==> exp/quartz <==
==> flow/design.v <==
module ahb_slave(hclk,hresetn,hwrite,hreadyin,htrans,haddr,hwdata,valid,haddr1,haddr2,haddr3,haddr4,hwdata1,hwdata2,hwdata3,hwdata4,hwritereg,hwritereg1,tempselx);
input hclk,hresetn,hwrite,hreadyin;
input [1:0]htrans;
input [31:0]haddr,hwdata; 
output reg valid,hwritereg,hwritereg1;
output reg [2:0]tempselx;
output reg [31:0] haddr1,haddr2,haddr3,haddr4,hwdata1,hwdata2,hwdata3,hwdata4;
always @(posedge hclk)
  begin
    if(!hresetn)
      begin
        haddr1<=0;
        haddr2<=0;
	haddr3<=0;
        haddr4<=0;
      end
    else
      begin
        haddr1<=haddr;
        haddr2<=haddr1;
	haddr3<=haddr2;
	 haddr4<=haddr3;
      end
  end
always @(posedge hclk)
  begin
    if(!hresetn)
      begin
        hwdata1<=0;
        hwdata2<=0;
	hwdata3<=0;
        hwdata4<=0;
      end
    else
      begin
        hwdata1<=hwdata;
        hwdata2<=hwdata1;
	hwdata3<=hwdata2;
        hwdata4<=hwdata3;
      end
  end
always @(posedge hclk)
  begin
    if(!hresetn)
      begin
        hwritereg<=0;
        hwritereg1<=0; 
      end
    else
      begin
        hwritereg<=hwrite;
        hwritereg1<=hwritereg;
      end
  end
always @(*)
  begin
    valid=1'b0;
    if(hreadyin==1 && haddr>=32'h8000_0000 && haddr<32'h8c00_0000 && (htrans==2'b10 || htrans==2'b11))
      valid=1;
    else
      valid=0;
  end
always @(*)
  begin
    tempselx=3'b000;
    if(haddr>=32'h8000_0000 && haddr<32'h8400_0000)
      tempselx=3'b001; 
    else if(haddr>=32'h8400_0000 && haddr<32'h8800_0000)
      tempselx=3'b010; 
    else if(haddr>=32'h8800_0000 && haddr<32'h8c00_0000)
      tempselx=3'b100; 
  end 
endmodule
module apb_controller(hclk,hresetn,hwrite,hwritereg,hwritereg1,haddr1,haddr2,haddr3,haddr4,haddr,hwdata,hwdata1,hwdata2,hwdata3,hwdata4,tempselx,valid,prdata,pwrite,penable,psel,paddr,pwdata,hr_readyout,hresp,hrdata);
input hclk,hresetn,hwrite,hwritereg,hwritereg1,valid;
input[31:0]haddr1,haddr2,haddr3,haddr4,haddr,hwdata1,hwdata2,hwdata3,hwdata4,hwdata,prdata;
input [2:0]tempselx;
output reg hr_readyout,pwrite,penable;
output [1:0]hresp;
output reg [2:0]psel;
output reg [31:0]paddr,pwdata;
output [31:0]hrdata;
reg penable_temp,pwrite_temp,hr_readyout_temp;
reg [2:0]psel_temp;
reg [31:0]paddr_temp,pwdata_temp;
reg [2:0]present,next;
parameter ST_IDLE=3'b000,
          ST_READ=3'b001,
          ST_RENABLE=3'b010,
          ST_WENABLE=3'b011,
          ST_WRITE=3'b100,
          ST_WWAIT=3'b101,
          ST_WRITEP=3'b110,
          ST_WENABLEP=3'b111;
always@(posedge hclk)
  begin
    if(!hresetn)
      present<=ST_IDLE;
    else
      present<=next;
  end
always@ (*)
  begin
    next=ST_IDLE;
    case(present)
      ST_IDLE:
       begin
        if(valid==1 && hwrite==1)
          next=ST_WWAIT;
        else if(valid==1 && hwrite==0)
          next=ST_READ;
        else 
          next=ST_IDLE;
       end
      ST_WWAIT:
       begin
        if(valid)
          next=ST_WRITEP;
        else
          next=ST_WRITE;
       end
      ST_WRITE:
       begin
        if(valid)
          next=ST_WENABLEP;
        else
          next=ST_WENABLE;
       end
      ST_WENABLE:
       begin
        if(valid==1 && hwrite==0)
          next=ST_READ;
        else if(valid==1 && hwrite==1)
          next=ST_WWAIT;
        else if(valid==0)
          next=ST_IDLE;
       end
      ST_READ:next= ST_RENABLE;
      ST_RENABLE:
       begin
        if(valid==1 && hwrite==0)
          next=ST_READ;
        else if(valid==1 && hwrite==1)
          next=ST_WWAIT;
        else if(valid==0)
          next=ST_IDLE;
       end
      ST_WENABLEP:
       begin
        if(hwritereg1==0)
          next=ST_READ;
        else if(valid==1 && hwritereg==1)
          next=ST_WRITEP;
        else if(valid==0 && hwritereg1==1)
          next=ST_WRITE;
       end
      ST_WRITEP: next=ST_WENABLEP;
      default: next=ST_IDLE;
    endcase  
  end
always@(*)
  begin
    case(present)
      ST_IDLE:
       begin
        if(valid==1 && hwrite==0)
         begin
           paddr_temp=haddr;
	   pwdata_temp=hwdata; 
           pwrite_temp=hwrite; 
           psel_temp=tempselx;
           penable_temp=0;
           hr_readyout_temp=0;
         end
        else if(valid==1 && hwrite==1)
         begin
	   paddr_temp=haddr1;
	   pwrite_temp=hwritereg;
	   pwdata_temp=hwdata;
           psel_temp=0;
           penable_temp=0;
           hr_readyout_temp=1;
         end
        else
         begin
	   paddr_temp=haddr1; 
	   pwrite_temp=hwritereg; 
	   pwdata_temp=hwdata1; 
           psel_temp=0;
           penable_temp=0;
           hr_readyout_temp=1'b1;
         end
       end
      ST_READ:
       begin
        if(!hwritereg) 
	  begin
	    paddr_temp=haddr1;
	    pwdata_temp=hwdata; 
	    pwrite_temp=0;
   	    psel_temp=tempselx;
            penable_temp=1;
            hr_readyout_temp = 1'b1;
	   end
	 else 
	   begin
	     paddr_temp=haddr3;
	     pwdata_temp=hwdata3;
	     pwrite_temp=0;
   	     psel_temp=tempselx;
             penable_temp=1;
             hr_readyout_temp = 1'b1;
	   end
       end
      ST_RENABLE:
       begin
        if(valid==1 && hwrite==0)
         begin
           paddr_temp=haddr;
	   pwdata_temp=hwdata; 
           pwrite_temp=hwrite;
           psel_temp=tempselx;
           penable_temp=0;
           hr_readyout_temp=0;
         end
        else if(valid==1 && hwrite==1)
         begin
	   paddr_temp=haddr4;
   	   pwdata_temp=hwdata4;
	   pwrite_temp=0;
           psel_temp=0;
           penable_temp=0;
           hr_readyout_temp=1;
         end
        else
         begin
	   paddr_temp=haddr2;
	   pwdata_temp=hwdata;
	   pwrite_temp=1'b0;
           psel_temp=0;
           penable_temp=0;
           hr_readyout_temp=1; 
         end     
       end 
      ST_WWAIT:
       begin
         if(valid)
	   begin
	     paddr_temp=haddr1;
             pwdata_temp=hwdata;
             pwrite_temp=hwritereg; 
             psel_temp=tempselx;
             penable_temp=0;
             hr_readyout_temp=0; 
	   end
	  else
	    begin
	      paddr_temp=haddr1;
              pwdata_temp=hwdata;
              pwrite_temp=hwritereg; 
              psel_temp=tempselx;
              penable_temp=0;
              hr_readyout_temp=1; 
	    end
       end
      ST_WRITE:
       begin
         if(hwritereg1) 
	   begin
	     paddr_temp=haddr2; 
	     pwdata_temp=hwdata1;
	     psel_temp=tempselx;
	     pwrite_temp=1;
             penable_temp=1;
             hr_readyout_temp=1; 
	   end
	 else 
	   begin
	     paddr_temp=haddr3; 
	     pwdata_temp=hwdata1;
	     psel_temp=tempselx;
	     pwrite_temp=1;
             penable_temp=1;
             hr_readyout_temp=1; 
	   end
       end
      ST_WENABLE: 
       begin
        if(valid==1 && hwrite==0) 
         begin
	   paddr_temp=haddr; 
           pwdata_temp=hwdata; 
	   pwrite_temp=hwritereg;
           psel_temp=0;
           penable_temp=0;
           hr_readyout_temp=1'b0; 
         end
        else if(valid==1 && hwrite==1) 
         begin 
           paddr_temp=haddr1;
	   pwdata_temp=hwdata; 
           pwrite_temp=hwritereg;
           psel_temp=tempselx;
           penable_temp=0;
           hr_readyout_temp=0;
         end
        else
         begin
	   paddr_temp=haddr3;
	   pwdata_temp=hwdata2;
	   pwrite_temp=1;
           psel_temp=0;
           penable_temp=0;
           hr_readyout_temp=1; 
         end 
       end
      ST_WRITEP:
       begin
	 if(hwritereg==0) 
           begin
	     paddr_temp=haddr2; 
	     pwdata_temp=hwdata1;
	     pwrite_temp=1;
	     psel_temp=tempselx;
             penable_temp=1;
             hr_readyout_temp=0;		  
           end
         else if(hwdata2[31:8]!=24'd0) 
           begin
	     paddr_temp=haddr3; 
	     pwdata_temp=hwdata1;
	     pwrite_temp=1;
	     psel_temp=tempselx;
             penable_temp=1;
             hr_readyout_temp=1;           
           end 
      else 
       begin
         paddr_temp=haddr2;
	 pwdata_temp=hwdata1;
	 pwrite_temp=1;
	 psel_temp=tempselx;
         penable_temp=1;
         hr_readyout_temp=1; 
       end
      end
      ST_WENABLEP:
       begin
         if(valid==0 && hwritereg1==1)
	   begin
	     paddr_temp=haddr2;
             pwdata_temp=hwdata;
             pwrite_temp=hwritereg1; 
             psel_temp=tempselx;
             penable_temp=0;
             hr_readyout_temp=1'b1; 
	   end
	  else if(valid==1 && hwritereg==1)
	    begin
              paddr_temp=haddr2;
              pwdata_temp=hwdata;
              pwrite_temp=hwritereg1; 
              psel_temp=tempselx;
              penable_temp=0;
              hr_readyout_temp=0; 
	    end
	   else  
	     begin
               paddr_temp=haddr2;
               pwdata_temp=hwdata2;
               pwrite_temp=hwritereg1; 
               psel_temp=tempselx;
               penable_temp=0;
               hr_readyout_temp=0;			
	     end 
       end
    endcase
  end
always @(posedge hclk)
  begin
    if(!hresetn)
      begin
        paddr<=0;
        pwdata<=0;
        pwrite<=0;
        psel<=0;
        penable<=0;
        hr_readyout<=1;
      end
    else
      begin
        paddr<=paddr_temp;
        pwdata<=pwdata_temp;
        pwrite<=pwrite_temp;
        psel<=psel_temp;
        penable<=penable_temp;
        hr_readyout<=hr_readyout_temp;
      end
  end
  assign hrdata=prdata; 
  assign hresp=0; 
endmodule
module bridge_top(hclk,hresetn,hwrite,haddr,hwdata,hreadyin,htrans,prdata,pwrite,penable,psel,paddr,pwdata,hrdata,hr_readyout,hresp);
input hclk,hresetn,hwrite,hreadyin;
input [1:0]htrans;
input [31:0]haddr,hwdata,prdata;
output pwrite,penable,hr_readyout;
output [1:0]hresp;
output [2:0]psel;
output [31:0]paddr,pwdata,hrdata;
wire [31:0] hwdata1,hwdata2,hwdata3,hwdata4,haddr1,haddr2,haddr3,haddr4,prdata;
wire [2:0]tempselx;
wire valid,hwritereg,hwritereg1;
ahb_slave ahb_sl(hclk,hresetn,hwrite,hreadyin,htrans,haddr,hwdata,valid,haddr1,haddr2,haddr3,haddr4,hwdata1,hwdata2,hwdata3,hwdata4,hwritereg,hwritereg1,tempselx);
apb_controller apb_c(hclk,hresetn,hwrite,hwritereg,hwritereg1,haddr1,haddr2,haddr3,haddr4,haddr,hwdata,hwdata1,hwdata2,hwdata3,hwdata4,tempselx,valid,prdata,pwrite,penable,psel,paddr,pwdata,hr_readyout,hresp,hrdata);
endmodule
==> flow/run.sh <==
#!/bin/bash
# the make line also repeats each setting of config.mk as NAME=value (left out here)
make -C /OpenROAD-flow-scripts/flow DESIGN_CONFIG=/design/flow/config.mk WORK_HOME=/design/flow/orfs CLKGATE_MAP_FILE= finish
==> flow/config.mk <==
export PLATFORM = sky130hd
export DESIGN_NAME = bridge_top
export DESIGN_NICKNAME = bridge_top
export VERILOG_FILES = /design/flow/design.v
export SDC_FILE = /design/flow/constraint.sdc
export NUM_CORES = 4
export LEC_CHECK = 0
export CAP_MARGIN = 15
export CORE_MARGIN = 2
export CORE_UTILIZATION = 72
export SLEW_MARGIN = 20
==> flow/constraint.sdc <==
create_clock -name core_clock -period 2.36 [get_ports {hclk}]
set_input_delay 0.4720 -clock core_clock [delete_from_list [all_inputs] [get_ports {hclk}]]
set_output_delay 0.4720 -clock core_clock [all_outputs]
set_load 0.01 [all_outputs]
==> inputs of exp/ember, as changes to exp/quartz <==
--- a/flow/config.mk
+++ b/flow/config.mk
@@ -6,6 +6,9 @@
 export NUM_CORES = 4
 export LEC_CHECK = 0
-export CAP_MARGIN = 15
+export ABC_AREA = 1
+export CAP_MARGIN = 20
 export CORE_MARGIN = 2
 export CORE_UTILIZATION = 72
+export PLACE_DENSITY = 0.38
 export SLEW_MARGIN = 20
+export TNS_END_PERCENT = 10
==> flow/constraint.sdc (replaced) <==
create_clock -name core_clock -period 3.6 [get_ports {hclk}]
set_input_delay 0.7200 -clock core_clock [delete_from_list [all_inputs] [get_ports {hclk}]]
set_output_delay 0.7200 -clock core_clock [all_outputs]
set_load 0.01 [all_outputs]
==> inputs of exp/sierra, as changes to exp/quartz <==
--- a/flow/config.mk
+++ b/flow/config.mk
@@ -8,4 +8,7 @@
 export CAP_MARGIN = 15
 export CORE_MARGIN = 2
-export CORE_UTILIZATION = 72
+export CORE_UTILIZATION = 67
+export CTS_CLUSTER_DIAMETER = 238
+export GPL_ROUTABILITY_DRIVEN = 1
+export MAX_ROUTING_LAYER = met4
 export SLEW_MARGIN = 20
==> flow/constraint.sdc (replaced) <==
create_clock -name core_clock -period 1.89 [get_ports {hclk}]
set_input_delay 0.3780 -clock core_clock [delete_from_list [all_inputs] [get_ports {hclk}]]
set_output_delay 0.3780 -clock core_clock [all_outputs]
set_load 0.01 [all_outputs]
==> inputs of exp/umber, as changes to exp/quartz <==
--- a/flow/config.mk
+++ b/flow/config.mk
@@ -6,6 +6,6 @@
 export NUM_CORES = 4
 export LEC_CHECK = 0
-export CAP_MARGIN = 15
+export CAP_MARGIN = 20
 export CORE_MARGIN = 2
-export CORE_UTILIZATION = 72
+export CORE_UTILIZATION = 15
 export SLEW_MARGIN = 20
==> flow/constraint.sdc (replaced) <==
create_clock -name core_clock -period 6.13 [get_ports {hclk}]
set_input_delay 1.2260 -clock core_clock [delete_from_list [all_inputs] [get_ports {hclk}]]
set_output_delay 1.2260 -clock core_clock [all_outputs]
set_load 0.01 [all_outputs]
==> run notes <==
Observations from the implementation run.

Detailed routing:
- The run puts the detailed router's first-iteration violation count at 1,606.

Worst setup path:
- The kind of cell with the highest combined delay along the critical path is buffers and inverters.

Timing:
- After layout, the worst setup slack is 0.0567 ns.
- The run puts the period utilization at 97.6%.

Status:
- The flow ran to the end and the layout has no timing, DRC or antenna violations.

Floorplan:
- The run gives the number of well taps as 270.

Logic synthesis:
- The run gives the number of unique standard cell types used by synthesis as 60.
(the above is from exp/quartz)
==> run notes <==
Observations from the implementation run.

Status:
- The flow ran to the end and the layout has no timing, DRC or antenna violations.

Floorplan:
- The run puts the number of well taps at 280.
- The run gives the chip height as 153 µm.

Pwr:
- The run puts the power of the sequential group at 3940 µW.

Clock tree:
- The run puts the cts-stage hold buffer count at 0.

Logic synthesis:
- The run puts the adder and majority cell fraction of the synthesized area at 0%.

Timing:
- The run puts the setup slack after layout at 0.938 ns.

Worst setup path:
- The run gives the kind of cell adding the most delay to the critical path as simple AND/OR/NAND/NOR gates.
- The run gives the worst-case reg-to-reg path depth as 10.

Global route:
- The run puts the via count of the first global-routing pass at 15,264.
(the above is from exp/ember)
==> run notes <==
Observations from the implementation run.

Timing:
- The run puts the period utilization at 57.2%.
- The worst path meets setup with 2.62 ns of slack.

Status:
- The run finished with no timing, DRC or antenna violations.

Floorplan:
- The run puts the number of well taps at 1,298.

Detailed routing:
- In this run, the number of DRC markers left after iteration 0 of detailed routing was 1,136.

Logic synthesis:
- The run gives the tally of yosys warning messages as 2.
- The run gives the number of unique standard cell types used by synthesis as 60.

Worst setup path:
- The run gives the kind of cell adding the most delay to the critical path as buffers and inverters.
(the above is from exp/umber)
==> run notes <==
Observations from the implementation run.

Worst setup path:
- Per STA, the worst path accumulates the most delay in the family AND-OR/OR-AND gates.
- The run gives the worst stage delay on the critical path as 0.54 ns.

Timing:
- The final timing report gives a worst setup slack of -0.127 ns.
- The run gives the period utilization as 107%.
- The run gives the final setup violation count as 18.

Logic synthesis:
- The synthesized netlist contains 60 unique library cells.

Detailed routing:
- The run puts the detailed router's first-iteration violation count at 1,725.

Floorplan:
- The run gives the number of well taps as 280.

Status:
- The flow ran to the end, but the layout failed its checks.
- In this run the layout check failures are negative setup slack.
(the above is from exp/sierra)
No activity file was given, so power comes from the tool's default toggle rates.
